Design alu, start of the top module:
module alu #(parameter DATA_WIDTH = 32, OP = 3)
(
    input wire start,
    input wire clk,
    input wire reset_n,
    input wire [DATA_WIDTH - 1 : 0] A,
    input wire [DATA_WIDTH - 1 : 0] B,
    input wire [OP - 1 : 0] op,
    output reg [DATA_WIDTH - 1 : 0] result,
    output reg done
);
export LEC_CHECK = 0
export CAP_MARGIN = 20
export CORE_MARGIN = 2
export CORE_UTILIZATION = 70
export CTS_CLUSTER_DIAMETER = 363
export CTS_CLUSTER_SIZE = 37
export SLEW_MARGIN = 20
export TNS_END_PERCENT = 5
create_clock -name core_clock -period 7.72 [get_ports {clk}]
run.sh (not shown) runs the stock make flow with config.mk's settings and CLKGATE_MAP_FILE=.
The first run died in global routing on GRT-0116.
Rerun with:
CORE_UTILIZATION = 64   (was 70)
CTS_CLUSTER_DIAMETER = not set   (was 363)
HOLD_SLACK_MARGIN = -0.1   (was not set)
Effect: Now the flow ran to the end with violations: negative setup slack; synthesized area stays the same; die size went up by 9.2%; synthesized cell count is unchanged.

---

Setup of pepper:
The RTL this note starts from:
==> flow/design.v <==
module alu #(parameter DATA_WIDTH = 32, OP = 3)
(
    input wire start,
    input wire clk,
    input wire reset_n,
    input wire [DATA_WIDTH - 1 : 0] A,
    input wire [DATA_WIDTH - 1 : 0] B,
    input wire [OP - 1 : 0] op,
    output reg [DATA_WIDTH - 1 : 0] result,
    output reg done
);
  localparam AND = 3'b000;   
  localparam OR  = 3'b001;   
  localparam ADD = 3'b010;   
  localparam NOP = 3'b011;   
  localparam SUB = 3'b100;   
  localparam MUL = 3'b101;   
  localparam SLT = 3'b110;   
  reg done_reg;
  reg [DATA_WIDTH - 1 : 0] result_reg;
  always @(posedge clk or negedge reset_n) begin
    if (!reset_n) begin
      result_reg <= 32'h00000000;
    end
    else begin
      if(start) begin
        case (op)
          AND: result_reg <=  A & B;
          OR : result_reg <=  A | B;
          ADD: result_reg <=  A + B;
          SUB: result_reg <=  A - B;
          MUL: result_reg <=  A * B;
          SLT: result_reg <= (A < B) ? 32'b1 : 32'b0;
          default: result_reg <= 32'h00000000;
        endcase
      end
    end
  end
  always @(posedge clk or negedge reset_n) begin
    if(!reset_n) begin
      done_reg <= 1'b0;
    end
    else begin
      if(start && (op != NOP)) begin
        done_reg <= 1'b1;
      end
      else begin
        done_reg <= 1'b0;
      end
    end
  end
  always @(posedge clk or negedge reset_n) begin
    if (!reset_n) begin
      done <= 1'b0;
    end
    else begin
      done <= done_reg;
    end
  end
  always @(posedge clk or negedge reset_n) begin
    if (!reset_n) begin
      result <= 32'h00000000;
    end
    else begin
      result <= result_reg;
    end
  end
endmodule
make LEC_CHECK=0 CAP_MARGIN=20 CORE_MARGIN=2 CORE_UTILIZATION=72 PLACE_DENSITY=0.65 SETUP_SLACK_MARGIN=0.42 SLEW_MARGIN=20 finish   # period 6.65 ns
Run status, pepper: aborted in global routing (5_1_grt), error GRT-0116
Setup changes, pepper to violet
Settings: CTS_CLUSTER_SIZE newly set to 35; SETUP_SLACK_MARGIN removed (was 0.42); PLACE_DENSITY removed (was 0.65); TNS_END_PERCENT newly set to 5; CORE_UTILIZATION changed from 72 to 64; the clock period (ns, I/O delays scaled along) changed from 6.65 to 7.78.
Findings:
- violet completed end to end; final checks failed (negative setup slack).
- Min placed cell area across violet and pepper: violet
- As far as number of hold-repair buffers added at the cts stage goes, pepper and violet are indistinguishable; the numbers are identical.
- Area of the core (lower): pepper
## Diff of input files: garnet against violet
Settings: CTS_CLUSTER_SIZE removed (was 35); TNS_END_PERCENT removed (was 5); the clock period (ns, I/O delays scaled along) changed from 7.78 to 9.23.
[summary]
garnet: done, clean on timing, DRC and antenna. Going from violet to garnet, cell area after placement decreased about 3.5%, global-route usage decreased 1.7 points, proportion of cell area occupied by multi-input gates increased 3.2 points. Delta (garnet minus violet): final critical-path setup slack moved up; number of vias after detailed routing moved down. Diff violet -> garnet: critical path required time grew by 1450 ps, synthesized cell count held steady, vertical extent of the die now sits at about the same level.
Changes in raven relative to garnet:
Settings: CORE_UTILIZATION now 66, was 64; the clock period (ns, I/O delays scaled along) now 7.78, was 9.23.
Findings:
raven did not finish; the tool stopped in global routing (5_1_grt) with error GRT-0116. The lower count of cells resized by post-cts repair came out of garnet. raven vs garnet — number of cells in the design after placement climbed by a few percent. Re total of buffers placed on input and output ports: no difference whatsoever between garnet and raven. Of garnet and raven, the run reporting the higher estimated wirelength of the detail-placed design was raven. [compare] base=garnet new=raven: pre-CTS worst setup slack dropped 1110 ps, final estimated routing congestion in global placement rose about 0.9%, die size down 1100 um2. Lower area of the core region was reported by raven, not garnet.

---

## job 4956
// alu: RTL as listed in full above, without the edits since
Settings: LEC_CHECK=0, CAP_MARGIN=20, CORE_MARGIN=2, CORE_UTILIZATION=65, HOLD_SLACK_MARGIN=-0.09, MAX_ROUTING_LAYER=met4, SLEW_MARGIN=20; clock period 7.78 ns.
Job 4956 terminated abnormally: global routing (5_1_grt) reported GRT-0232.
> inputs changed (job 4956 -> job 6831)
Settings: changing CORE_UTILIZATION from 65 to 58; removing MAX_ROUTING_LAYER (formerly met4); setting TNS_END_PERCENT to 5 for the first time; removing HOLD_SLACK_MARGIN (formerly -0.09); changing the clock period (ns, I/O delays scaled along) from 7.78 to 7.72.
==> results <==
- Job 4956: GRT-0232 in global routing (5_1_grt) -> run aborted
- | job 6831 | all stages done | FAIL | negative setup slack |
- Job 6831 vs. job 4956: post-cts sizing count lower; post-synthesis cell area essentially unchanged.
- Looking at number of setup buffers added after CTS, job 6831 sits 63 below job 4956.
- NOTE y dimension of the die job 4956->job 6831 increased by a few percent
- Between job 6831 and job 4956, the total placed instance area does not differ in any meaningful way.
- Multiplexer share of the synthesized area: job 6831 vs job 4956 identical
- The count of placed standard cells including taps reported for job 6831 is greater than that of job 4956 by 66.
- Job 6831 vs. job 4956: die size now sits higher; post-synthesis chip area from yosys held steady; number of top-level pins did not really move.
Input changes introduced in job 7713 (baseline for comparison: job 6831):
Settings: CORE_UTILIZATION: 58 -> 72; TNS_END_PERCENT: 5 -> unset; CTS_CLUSTER_SIZE: unset -> 99; the clock period (ns, I/O delays scaled along): 7.72 -> 11.2.
[summary]
Critical path depth | job 7713 below job 6831. When job 7713 is set beside job 6831, its required time reported for the critical path endpoint turns out to be 3480 ps larger. Job 7713 finished end to end and its layout was clean on timing, DRC and antenna. Against job 6831, number of ordinary and repair buffers in the finished layout in job 7713 fell by more than half. Job 7713 — setup slack of the critical path after layout 1470 ps higher, job 6831 as reference. A source of the critical timing path of B[6] is what job 7713 shows, while A[9] belongs to job 6831. Summary — standard cell core area, job 7713 relative to job 6831: lower, by about 20%. Routed wire length on job 7713 is down relative to job 6831.
